job 2854:
## alu
module alu #(parameter DATA_WIDTH = 32, OP = 3)
(
    input wire start,
    input wire clk,
    input wire reset_n,
    input wire [DATA_WIDTH - 1 : 0] A,
    input wire [DATA_WIDTH - 1 : 0] B,
    input wire [OP - 1 : 0] op,
    output reg [DATA_WIDTH - 1 : 0] result,
    output reg done
);
  localparam AND = 3'b000;   
  localparam OR  = 3'b001;   
  localparam ADD = 3'b010;   
  localparam NOP = 3'b011;   
  localparam SUB = 3'b100;   
  localparam MUL = 3'b101;   
  localparam SLT = 3'b110;   
  reg done_reg;
  reg [DATA_WIDTH - 1 : 0] result_reg;
  always @(posedge clk or negedge reset_n) begin
    if (!reset_n) begin
      result_reg <= 32'h00000000;
    end
    else begin
      if(start) begin
        case (op)
          AND: result_reg <=  A & B;
          OR : result_reg <=  A | B;
          ADD: result_reg <=  A + B;
          SUB: result_reg <=  A - B;
          MUL: result_reg <=  A * B;
          SLT: result_reg <= (A < B) ? 32'b1 : 32'b0;
          default: result_reg <= 32'h00000000;
        endcase
      end
    end
  end
  always @(posedge clk or negedge reset_n) begin
    if(!reset_n) begin
      done_reg <= 1'b0;
    end
    else begin
      if(start && (op != NOP)) begin
        done_reg <= 1'b1;
      end
      else begin
  ...
make LEC_CHECK=0 ABC_AREA=0 CAP_MARGIN=20 CORE_ASPECT_RATIO=1.88 CORE_MARGIN=2 CORE_UTILIZATION=60 CTS_CLUSTER_DIAMETER=312 CTS_CLUSTER_SIZE=100 PLACE_DENSITY_LB_ADDON=0.07 SLEW_MARGIN=10 TNS_END_PERCENT=30 finish   # period 12.4 ns
run.sh (not shown) runs the stock make flow with config.mk's settings and CLKGATE_MAP_FILE=.
Job 2854 completed every stage of the flow, and the final layout passed the timing, DRC and antenna checks.
Changes in job 463 relative to job 2854:
==> flow/config.mk <==
export PLATFORM = sky130hd
export DESIGN_NAME = alu
export DESIGN_NICKNAME = alu
export VERILOG_FILES = /design/flow/design.v
export SDC_FILE = /design/flow/constraint.sdc
export NUM_CORES = 4
export LEC_CHECK = 0
export CAP_MARGIN = 20
export CORE_MARGIN = 2
export CORE_UTILIZATION = 55
export CTS_CLUSTER_SIZE = 98
export SLEW_MARGIN = 20
==> flow/constraint.sdc <==
create_clock -name core_clock -period 4.49 [get_ports {clk}]
set_input_delay 0.8980 -clock core_clock [delete_from_list [all_inputs] [get_ports {clk}]]
set_output_delay 0.8980 -clock core_clock [all_outputs]
set_load 0.01 [all_outputs]
Layout checks on job 463: not met. Flow itself completed; violations: negative setup slack.
Compared with job 2854, job 463 shows a higher number of buffers other than clock buffers in the final layout.
From job 2854 to job 463 the numbers moved as follows: length of routed met2 wiring +about 17%, setup slack -4.98 ns, relative area change from synthesis to final layout +34 points.
A[11] as the source of the critical timing path was reported by job 463, and B[5] by job 2854.
For job 1890, these inputs were changed with respect to job 463:
--- a/flow/config.mk
+++ b/flow/config.mk
@@ -8,5 +8,5 @@
 export CAP_MARGIN = 20
 export CORE_MARGIN = 2
-export CORE_UTILIZATION = 55
-export CTS_CLUSTER_SIZE = 98
+export CORE_UTILIZATION = 72
+export CTS_CLUSTER_SIZE = 99
 export SLEW_MARGIN = 20
==> flow/constraint.sdc <==
create_clock -name core_clock -period 11.2 [get_ports {clk}]
set_input_delay 2.2400 -clock core_clock [delete_from_list [all_inputs] [get_ports {clk}]]
set_output_delay 2.2400 -clock core_clock [all_outputs]
set_load 0.01 [all_outputs]
### Flow results
Job 1890 | stages: all done | timing, DRC, antenna: all pass. The number of clock buffers in the layout reported for job 1890 is smaller than that of job 463 by 4. The setup slack of job 1890 is larger than that of job 463. Job 1890 vs job 463 on core box area: job 1890 is the lower one. Compared to job 463, job 1890 has length of routed met3 wiring about 10% lower.

## red
Starting RTL as in the previous note.
Settings: LEC_CHECK=0, ABC_AREA=1, CAP_MARGIN=20, CORE_MARGIN=10, CORE_UTILIZATION=40, CTS_CLUSTER_DIAMETER=378, CTS_CLUSTER_SIZE=98, MAX_ROUTING_LAYER=met4, SLEW_MARGIN=20, TNS_END_PERCENT=10; clock period 9.5 ns.
diff inputs: red => blue
- swapping 10 for 2 in CORE_MARGIN
- swapping 98 for 99 in CTS_CLUSTER_SIZE
- swapping 40 for 46 in CORE_UTILIZATION
- swapping 10 for 40 in TNS_END_PERCENT
### Flow results
blue against red: die span in y fell by about 12%; cell row count fell by about 7%; layout-stage area growth over the synthesis result rose by 0.38 points.
Per the final summary, blue finished and its layout is clean on timing, DRC and antenna.
On wire length, red beats blue.
The worst slack after detailed placement in blue was lower than what red gave.
Die area went down by more than 10% going from red to blue.
Area share of buffers outside the clock network on blue is up relative to red.
Fraction of area in clock buffers and inverters: blue vs red up 0.36 points
Input-level comparison between green and blue:
- TNS_END_PERCENT: 40 -> unset
- CORE_UTILIZATION: 46 -> 53
- PLACE_DENSITY: unset -> 0.84
- CTS_CLUSTER_SIZE: 99 -> 98
## What came out
Row number of vias in the routed layout: green higher / blue lower
Between blue and green, the flow reports number of standard cells in the final layout excluding fillers decreasing slightly.
In green, the headroom to the max-slew limit came out 5.8 points below the value in blue.
The standard cells in green occupy less silicon area than those in blue do.
Against blue, green comes in about 12% lower on number of well taps.
Compared with blue, in green data arrival at the endpoint of the critical path shows a reduction of 0.10 ns; layout overhead on the synthesized area shows a reduction of 0.60 points.

## job 7308
Starting RTL as in the previous note.
==> flow/design.v (excerpt) <==
module alu #(parameter DATA_WIDTH = 32, OP = 3)
(
    input wire start,
    input wire clk,
    input wire reset_n,
    input wire [DATA_WIDTH - 1 : 0] A,
    input wire [DATA_WIDTH - 1 : 0] B,
    input wire [OP - 1 : 0] op,
    output reg [DATA_WIDTH - 1 : 0] result,
    output reg done
);
make LEC_CHECK=0 ABC_AREA=0 CAP_MARGIN=20 CORE_ASPECT_RATIO=0.96 CORE_MARGIN=2 CORE_UTILIZATION=60 CTS_CLUSTER_DIAMETER=312 CTS_CLUSTER_SIZE=100 PLACE_DENSITY_LB_ADDON=0.07 SETUP_SLACK_MARGIN=2.55 SLEW_MARGIN=10 TNS_END_PERCENT=30 finish   # period 12.4 ns
--- input diff job 7308..job 3394 ---
# job 7308
export LEC_CHECK = 0
export ABC_AREA = 0
export CAP_MARGIN = 20
export CORE_ASPECT_RATIO = 0.96
export CORE_MARGIN = 2
export CORE_UTILIZATION = 60
export CTS_CLUSTER_DIAMETER = 312
export CTS_CLUSTER_SIZE = 100
export PLACE_DENSITY_LB_ADDON = 0.07
export SETUP_SLACK_MARGIN = 2.55
export SLEW_MARGIN = 10
export TNS_END_PERCENT = 30
create_clock -name core_clock -period 12.4 [get_ports {clk}]
# job 3394
export LEC_CHECK = 0
export ABC_AREA = 0
export CAP_MARGIN = 20
export CORE_ASPECT_RATIO = 0.96
export CORE_MARGIN = 2
export CORE_UTILIZATION = 52
export CTS_CLUSTER_SIZE = 29
export PLACE_DENSITY_LB_ADDON = 0.07
export SETUP_SLACK_MARGIN = -0.48
export SLEW_MARGIN = 10
create_clock -name core_clock -period 7.68 [get_ports {clk}]
==> results <==
Finished, but not clean: job 3394, with negative setup slack. Across both runs, setup slack was lower for job 3394 than for job 7308. Job 7308 → job 3394: post-placement cell count went up about 12%; total via count in the routed design went up by 309; post-detailed-route wirelength per cell saw a decrease. For job 3394, the cell with the largest stage delay on the worst path was fa_1, unlike job 7308, where it was fa_2.
Relative to job 3394, the following input files were edited for job 4555:
# job 3394
export LEC_CHECK = 0
export ABC_AREA = 0
export CAP_MARGIN = 20
export CORE_ASPECT_RATIO = 0.96
export CORE_MARGIN = 2
export CORE_UTILIZATION = 52
export CTS_CLUSTER_SIZE = 29
export PLACE_DENSITY_LB_ADDON = 0.07
export SETUP_SLACK_MARGIN = -0.48
export SLEW_MARGIN = 10
create_clock -name core_clock -period 7.68 [get_ports {clk}]
# job 4555
export LEC_CHECK = 0
export CAP_MARGIN = 20
export CORE_MARGIN = 2
export CORE_UTILIZATION = 45
export SLEW_MARGIN = 20
create_clock -name core_clock -period 9.23 [get_ports {clk}]
- Job 4555 finished all stages; the layout is clean.
- Setup slack ends up higher on job 4555.
- Looking at via count, job 4555 sits 2.6% lower than job 3394 does.
- For the cell count after placement, job 4555 came in 48 lower than job 3394 did.
- Job 4555 vs. job 3394: number of antenna violations at the first check in global routing went up 1.
[inputs] job 3836 vs job 4555
# job 4555
export LEC_CHECK = 0
export CAP_MARGIN = 20
export CORE_MARGIN = 2
export CORE_UTILIZATION = 45
export SLEW_MARGIN = 20
create_clock -name core_clock -period 9.23 [get_ports {clk}]
# job 3836
export LEC_CHECK = 0
export CAP_MARGIN = 20
export CORE_MARGIN = 2
export CORE_UTILIZATION = 72
export PLACE_DENSITY = 0.35
export SETUP_SLACK_MARGIN = 1.98
export SLEW_MARGIN = 20
create_clock -name core_clock -period 6.65 [get_ports {clk}]
Findings:
As the logs show, job 3836 stopped at clock tree synthesis (4_1_cts) after a tool error, so it never reached the end of the flow.
Diff job 3836..job 4555 | mean post-synth cell area | unchanged
Synthesized instance count across job 4555 and job 3836: no real change.
Re share of synthesized cell area in and-or and or-and compound cells: no difference whatsoever between job 4555 and job 3836.
Job 4555 -> job 3836: xor-xnor portion of the synthesized cell area delta 0, exact match
Changes observed in job 3836 relative to job 4555: half-perimeter wire length after detailed placement saw an increase, die area shrank by about 37%, number of rows in the core area lost about 22%, area after detailed placement now larger.
| effective utilization at floorplan | higher: job 3836 |
